==> run F: inputs <==
==> flow/design.v (excerpt) <==
module computing_core(
clk,rst,
load_done,
activate0,
activate1,
activate2,
weight0,
weight1,
weight2,
weight3,
out_psum0,
out_psum1,
out_psum2,
out_psum3,
out_psum_vld
    );
    parameter WIDTH = 8;
    input  wire                 clk,rst,load_done;
    input  wire  [9*WIDTH-1:0]   weight0,weight1,weight2,weight3;
    input  wire [3*WIDTH-1:0]   activate0;
    input  wire [3*WIDTH-1:0]   activate1;
    input  wire [3*WIDTH-1:0]   activate2;
    output wire [WIDTH-1:0]     out_psum0;
    output wire [WIDTH-1:0]     out_psum1;
    output wire [WIDTH-1:0]     out_psum2;
    output wire [WIDTH-1:0]     out_psum3;
    output wire                 out_psum_vld;
    wire [3:0]      psum_vld;
    assign out_psum_vld = psum_vld[0] & psum_vld[1] & psum_vld[2] & psum_vld[3];
    pcore #(.WIDTH(WIDTH))p0(.clk(clk), .rst(rst), .in_update(load_done),
            .activate2(activate0),
            .activate1(activate1),
            .activate0(activate2),
            .weight2({weight0[64+:8], weight0[56+:8], weight0[48+:8]}),
            .weight1({weight0[40+:8], weight0[32+:8], weight0[24+:8]}),
            .weight0({weight0[16+:8], weight0[8+:8],  weight0[0+:8]}),
            .out_psum(out_psum0), .out_psum_vld(psum_vld[0]));
    pcore #(.WIDTH(WIDTH))p1(.clk(clk), .rst(rst), .in_update(load_done),
            .activate2(activate0),
            .activate1(activate1),
            .activate0(activate2),
            .weight2({weight1[64+:8], weight1[56+:8], weight1[48+:8]}),
            .weight1({weight1[40+:8], weight1[32+:8], weight1[24+:8]}),
            .weight0({weight1[16+:8], weight1[8+:8] , weight1[0+:8]}),
            .out_psum(out_psum1), .out_psum_vld(psum_vld[1]));
    pcore #(.WIDTH(WIDTH))p2(.clk(clk), .rst(rst), .in_update(load_done),
            .activate2(activate0),
            .activate1(activate1),
            .activate0(activate2),
  ...
clock: 4.77 ns
lec_check: 0
cap_margin: 20
core_margin: 2
core_utilization: 72
cts_cluster_size: 24
place_density: 0.83
setup_slack_margin: -0.35
slew_margin: 20
tns_end_percent: 5
run.sh (not shown) runs the stock make flow with config.mk's settings and CLKGATE_MAP_FILE=.
==> run K (differences from run F) <==
Settings changed: ABC_AREA set to 1, SETUP_SLACK_MARGIN -0.35 to 1.18.
==> flow/constraint.sdc (replaced) <==
create_clock -name core_clock -period 4.06 [get_ports {clk}]
set_input_delay 0.8120 -clock core_clock [delete_from_list [all_inputs] [get_ports {clk}]]
set_output_delay 0.8120 -clock core_clock [all_outputs]
set_load 0.01 [all_outputs]
==> flow_summary.json <==
{
  "status": "finished with violations",
  "so_faults": "negative setup slack",
  "fin_ws_ns": -2.039,
  "setup_viol": 33,
  "ir_drop_v": 0.0004915,
  "grt_util_met3": 0.1186
}
Source of the figures above: run K

==> flow_summary.json <==
{
  "status": "finished with violations",
  "so_faults": "negative setup slack",
  "setup_viol": 25,
  "ir_drop_v": 0.0005635,
  "fin_ws_ns": -0.8442,
  "grt_util_met3": 0.05784,
  "ys_types": 20,
  "clockNetworkAreaShare": 0.05656
}
Source of the figures above: run F


==> build 11 <==
==> flow/design.v <==
`timescale 1ns / 1ps
module mult_gen_0(
    CLK,
    A,
    B,
    P
);
input              CLK;
input      [7:0]   A;
input      [7:0]   B;
output     [7:0]   P;
reg [7:0]  a_reg;
reg [7:0]  b_reg;
reg [7:0]  p_reg0;
reg [7:0]  p_reg1;
assign P = p_reg1;
always @(posedge CLK) begin
    a_reg  <= A;
    b_reg  <= B;
    p_reg0 <= a_reg * b_reg;
    p_reg1 <= p_reg0;
end
endmodule
`timescale 1ns / 1ps
module pe(
clk, 
rst,
in_data, 
in_weight, 
in_psum,
in_data_update, 
in_weight_update, 
in_psum_update,
out_psum, 
out_psum_vld
    );
parameter WIDTH             = 8;
parameter PIPELINE_STAGE    = 3;
input                               clk;
input                               rst;
input   [WIDTH - 1 : 0]             in_data;
input   [WIDTH - 1 : 0]             in_weight;
input   [WIDTH - 1 : 0]         in_psum;
input                               in_data_update;
input                               in_weight_update;
input                               in_psum_update;
output  [WIDTH - 1 : 0]         out_psum;
output                              out_psum_vld;
reg     [WIDTH - 1 : 0]             in_data_reg;
reg     [WIDTH - 1 : 0]             in_weight_reg;
reg     [WIDTH - 1 : 0]             in_psum_reg;
wire                                in_update;
wire    [WIDTH - 1 : 0]         out_mult;
reg     [WIDTH - 1 : 0]         in_psum_pipeline        [0 : PIPELINE_STAGE - 1];
reg                                 out_psum_vld_pipeline   [0 : PIPELINE_STAGE];
integer i;
mult_gen_0 mult_unit (
  .CLK(clk),   
  .A(in_data_reg),       
  .B(in_weight_reg),       
  .P(out_mult)       
);
assign in_update = (in_data_update | in_weight_update | in_psum_update);
assign out_psum = in_psum_pipeline[PIPELINE_STAGE-1] + out_mult;
assign out_psum_vld = out_psum_vld_pipeline[PIPELINE_STAGE];
always @(posedge clk) begin
    if(rst) begin
        in_data_reg <= 0;
        in_weight_reg <= 0;
        in_psum_reg <= 0;
    end
    else begin
        if(in_data_update) begin
            in_data_reg <= in_data;
        end
        if(in_weight_update) begin
            in_weight_reg <= in_weight;
        end
        if(in_psum_update) begin
            in_psum_reg <= in_psum;
        end
    end
end
always @(posedge clk) begin
    if(rst) begin
        for(i = 0; i <= PIPELINE_STAGE; i = i + 1) begin: zero_init_out_psum_vld
            out_psum_vld_pipeline[i] <= 0;
        end 
    end
    else begin
        out_psum_vld_pipeline[0] <= in_update;
        for(i = 0; i < PIPELINE_STAGE; i = i + 1) begin: pipeline_stage_out_psum_vld
            out_psum_vld_pipeline[i+1] <= out_psum_vld_pipeline[i];
        end 
    end
end
always @(posedge clk) begin
    if(rst) begin
        for(i = 0; i <= PIPELINE_STAGE - 1; i = i + 1) begin: zero_init_in_psum
            in_psum_pipeline[i] <= 0;
        end 
    end
    else begin
        in_psum_pipeline[0] <= in_psum_reg;
        for(i = 0; i < PIPELINE_STAGE - 1; i = i + 1) begin: pipeline_stage_in_psum
            in_psum_pipeline[i+1] <= in_psum_pipeline[i];
        end 
    end
end
endmodule
`timescale 1ns / 1ps
module pmul(
clk,rst,
in_update,
in_data2,
in_data1,
in_data0,
in_weight2,
in_weight1,
in_weight0,
psum,
psum_vld
    );
    parameter WIDTH = 8;
    input clk;
    input rst;
    input [WIDTH-1:0] in_data2;
    input [WIDTH-1:0] in_data1;
    input [WIDTH-1:0] in_data0;
    input [WIDTH-1:0] in_weight2;
    input [WIDTH-1:0] in_weight1;
    input [WIDTH-1:0] in_weight0;
    input wire        in_update;
    output [WIDTH-1:0]psum;
    output            psum_vld;
    wire [2:0] out_psum_vld;
    wire [WIDTH-1:0] out_psum [0:2];
    assign psum = out_psum[2] + out_psum[1] + out_psum[0];
    assign psum_vld = (out_psum_vld == 3'b111);
    pe pe2( .clk(clk), .rst(rst), 
            .in_data(in_data2), .in_weight(in_weight2), .in_psum(0), 
            .in_data_update(in_update), .in_weight_update(in_update), .in_psum_update(in_update), 
            .out_psum(out_psum[2]), .out_psum_vld(out_psum_vld[2]));
    pe pe1( .clk(clk), .rst(rst), 
            .in_data(in_data1), .in_weight(in_weight1), .in_psum(0), 
            .in_data_update(in_update), .in_weight_update(in_update), .in_psum_update(in_update), 
            .out_psum(out_psum[1]), .out_psum_vld(out_psum_vld[1]));
    pe pe0( .clk(clk), .rst(rst), 
            .in_data(in_data0), .in_weight(in_weight0), .in_psum(0), 
            .in_data_update(in_update), .in_weight_update(in_update), .in_psum_update(in_update), 
            .out_psum(out_psum[0]), .out_psum_vld(out_psum_vld[0]));
endmodule
`timescale 1ns / 1ps
module pcore(
    clk,rst,
    in_update,  
    activate2,
    activate1,
    activate0,
    weight2,
    weight1,
    weight0,
    out_psum,
    out_psum_vld
    );
    parameter WIDTH = 8;
    input wire                      clk,rst,in_update;
    input  wire [3*WIDTH-1:0]       activate2;
    input  wire [3*WIDTH-1:0]       activate1;
    input  wire [3*WIDTH-1:0]       activate0;
    input  wire [3*WIDTH-1:0]       weight2;
    input  wire [3*WIDTH-1:0]       weight1;
    input  wire [3*WIDTH-1:0]       weight0;
    output wire [WIDTH-1:0]         out_psum;
    output wire                     out_psum_vld;
    wire        [WIDTH-1:0]         psum[0:2];
    wire        [2:0]               psum_vld;
    assign out_psum = psum[2] + psum[1] + psum[0];
    assign out_psum_vld = psum_vld[2] & psum_vld[1] & psum_vld[0];
    pmul #(.WIDTH(WIDTH))p2(.clk(clk), .rst(rst), 
         .in_update(in_update), 
         .in_data2(activate2[3*WIDTH-1:2*WIDTH]), .in_data1(activate2[2*WIDTH-1:1*WIDTH]), .in_data0(activate2[1*WIDTH-1:0]), 
         .in_weight2(weight2[3*WIDTH-1:2*WIDTH]), .in_weight1(weight2[2*WIDTH-1:1*WIDTH]), .in_weight0(weight2[1*WIDTH-1:0]), 
         .psum(psum[2]), .psum_vld(psum_vld[2]));
    pmul #(.WIDTH(WIDTH))p1(.clk(clk), .rst(rst), 
         .in_update(in_update), 
         .in_data2(activate1[3*WIDTH-1:2*WIDTH]), .in_data1(activate1[2*WIDTH-1:1*WIDTH]), .in_data0(activate1[1*WIDTH-1:0]), 
         .in_weight2(weight1[3*WIDTH-1:2*WIDTH]), .in_weight1(weight1[2*WIDTH-1:1*WIDTH]), .in_weight0(weight1[1*WIDTH-1:0]), 
         .psum(psum[1]), .psum_vld(psum_vld[1]));
    pmul #(.WIDTH(WIDTH))p0(.clk(clk), .rst(rst), 
         .in_update(in_update), 
         .in_data2(activate0[3*WIDTH-1:2*WIDTH]), .in_data1(activate0[2*WIDTH-1:1*WIDTH]), .in_data0(activate0[1*WIDTH-1:0]), 
         .in_weight2(weight0[3*WIDTH-1:2*WIDTH]), .in_weight1(weight0[2*WIDTH-1:1*WIDTH]), .in_weight0(weight0[1*WIDTH-1:0]), 
         .psum(psum[0]), .psum_vld(psum_vld[0]));
endmodule
`timescale 1ns / 1ps
module computing_core(
clk,rst,
load_done,
activate0,
activate1,
activate2,
weight0,
weight1,
weight2,
weight3,
out_psum0,
out_psum1,
out_psum2,
out_psum3,
out_psum_vld
    );
    parameter WIDTH = 8;
    input  wire                 clk,rst,load_done;
    input  wire  [9*WIDTH-1:0]   weight0,weight1,weight2,weight3;
    input  wire [3*WIDTH-1:0]   activate0;
    input  wire [3*WIDTH-1:0]   activate1;
    input  wire [3*WIDTH-1:0]   activate2;
    output wire [WIDTH-1:0]     out_psum0;
    output wire [WIDTH-1:0]     out_psum1;
    output wire [WIDTH-1:0]     out_psum2;
    output wire [WIDTH-1:0]     out_psum3;
    output wire                 out_psum_vld;
    wire [3:0]      psum_vld;
    assign out_psum_vld = psum_vld[0] & psum_vld[1] & psum_vld[2] & psum_vld[3];
    pcore #(.WIDTH(WIDTH))p0(.clk(clk), .rst(rst), .in_update(load_done),
            .activate2(activate0),
            .activate1(activate1),
            .activate0(activate2),
            .weight2({weight0[64+:8], weight0[56+:8], weight0[48+:8]}),
            .weight1({weight0[40+:8], weight0[32+:8], weight0[24+:8]}),
            .weight0({weight0[16+:8], weight0[8+:8],  weight0[0+:8]}),
            .out_psum(out_psum0), .out_psum_vld(psum_vld[0]));
    pcore #(.WIDTH(WIDTH))p1(.clk(clk), .rst(rst), .in_update(load_done),
            .activate2(activate0),
            .activate1(activate1),
            .activate0(activate2),
            .weight2({weight1[64+:8], weight1[56+:8], weight1[48+:8]}),
            .weight1({weight1[40+:8], weight1[32+:8], weight1[24+:8]}),
            .weight0({weight1[16+:8], weight1[8+:8] , weight1[0+:8]}),
            .out_psum(out_psum1), .out_psum_vld(psum_vld[1]));
    pcore #(.WIDTH(WIDTH))p2(.clk(clk), .rst(rst), .in_update(load_done),
            .activate2(activate0),
            .activate1(activate1),
            .activate0(activate2),
            .weight2({weight2[64+:8], weight2[56+:8], weight2[48+:8]}),
            .weight1({weight2[40+:8], weight2[32+:8], weight2[24+:8]}),
            .weight0({weight2[16+:8], weight2[8+:8] , weight2[0+:8]}),
            .out_psum(out_psum2), .out_psum_vld(psum_vld[2]));
    pcore #(.WIDTH(WIDTH))p3(.clk(clk), .rst(rst), .in_update(load_done),
            .activate2(activate0),
            .activate1(activate1),
            .activate0(activate2),
            .weight2({weight3[64+:8], weight3[56+:8], weight3[48+:8]}),
            .weight1({weight3[40+:8], weight3[32+:8], weight3[24+:8]}),
            .weight0({weight3[16+:8], weight3[8+:8] , weight3[0+:8]}),
            .out_psum(out_psum3), .out_psum_vld(psum_vld[3]));
endmodule
==> flow/run.sh <==
#!/bin/bash
# the make line also repeats each setting of config.mk as NAME=value (left out here)
make -C /OpenROAD-flow-scripts/flow DESIGN_CONFIG=/design/flow/config.mk WORK_HOME=/design/flow/orfs CLKGATE_MAP_FILE= finish
==> flow/config.mk <==
export PLATFORM = sky130hd
export DESIGN_NAME = computing_core
export DESIGN_NICKNAME = computing_core
export VERILOG_FILES = /design/flow/design.v
export SDC_FILE = /design/flow/constraint.sdc
export NUM_CORES = 4
export LEC_CHECK = 0
export CAP_MARGIN = 20
export CORE_MARGIN = 2
export CORE_UTILIZATION = 52
export CTS_CLUSTER_SIZE = 92
export SLEW_MARGIN = 20
==> flow/constraint.sdc <==
create_clock -name core_clock -period 4.73 [get_ports {clk}]
set_input_delay 0.9460 -clock core_clock [delete_from_list [all_inputs] [get_ports {clk}]]
set_output_delay 0.9460 -clock core_clock [all_outputs]
set_load 0.01 [all_outputs]
==> trial 15: changes against build 11 <==
CAP_MARGIN = 5   (was 20)
CORE_UTILIZATION = 72   (was 52)
CTS_CLUSTER_SIZE = unset   (was 92)
SETUP_SLACK_MARGIN = 1.59   (was unset)
TNS_END_PERCENT = 5   (was unset)
==> flow/constraint.sdc (replaced) <==
create_clock -name core_clock -period 5.33 [get_ports {clk}]
set_input_delay 1.0660 -clock core_clock [delete_from_list [all_inputs] [get_ports {clk}]]
set_output_delay 1.0660 -clock core_clock [all_outputs]
set_load 0.01 [all_outputs]
==> build 38: changes against build 11 <==
ABC_AREA = 0   (was unset)
CAP_MARGIN = 0   (was 20)
CORE_ASPECT_RATIO = 1.37   (was unset)
CORE_UTILIZATION = 33   (was 52)
CTS_CLUSTER_SIZE = 44   (was 92)
PLACE_DENSITY_LB_ADDON = 0.12   (was unset)
SLEW_MARGIN = 15   (was 20)
==> flow/constraint.sdc (replaced) <==
create_clock -name core_clock -period 7.26 [get_ports {clk}]
set_input_delay 1.4520 -clock core_clock [delete_from_list [all_inputs] [get_ports {clk}]]
set_output_delay 1.4520 -clock core_clock [all_outputs]
set_load 0.01 [all_outputs]
==> results <==
quantity	trial 15	build 38	build 11
Result of the run	complete, but fails checks	complete, no violations	complete, but fails checks
Layout check failures	antenna rules, setup timing	-	setup timing
Site Rows	113	197	134
Clock buffer count in the final layout	182	188	188
Die Outline Area	0.0988 mm²	0.214 mm²	0.136 mm²
Clock transition time at the flip-flop clock pins of the worst setup and hold paths	0.08 ns	0.07 ns	0.06 ns
Worst Reg-to-Reg Cells	12	12	13
Power of the clock network	9590 µW	7820 µW	11100 µW
Post_cts resized	237	0	165
Post-layout net count	8560	8557	8640
Placed inst area	0.0745 mm²	0.0762 mm²	0.0757 mm²
Worst path arrival time	4.75 ns	5.22 ns	4.58 ns
Relative area of non-clock buffer cells in the final design	0.0558	0.0529	0.0620
Final weighted congestion in routability-driven placement	0.900	0.820	0.879
Number of logic stages on the critical path including buffering	16	14	16
Critical register-to-register path startpoint	p3.p1.pe2.mult_unit.a_reg[1]	p3.p1.pe2.mult_unit.a_reg[4]	p3.p1.pe2.mult_unit.a_reg[2]
Aggregate negative setup slack	-3.52 ns	0 ns	-10.49 ns
Area occupied by registers	0.0262 mm²	0.0260 mm²	0.0260 mm²
Comb power frac	0.251	0.225	0.257
Clock skew after layout	0.0283 ns	0.0539 ns	0.0293 ns
Routing usage on met3	0.0599	0.0271	0.0342
Clock-cell share	0.0570	0.0619	0.0581
Areal power density over the cells	347 mW/mm²	254 mW/mm²	395 mW/mm²
Initial antenna violation count	13	22	18
Wire length of the first global-routing pass	265000 µm	287000 µm	262000 µm
Power and IR drop assume default switching activity.
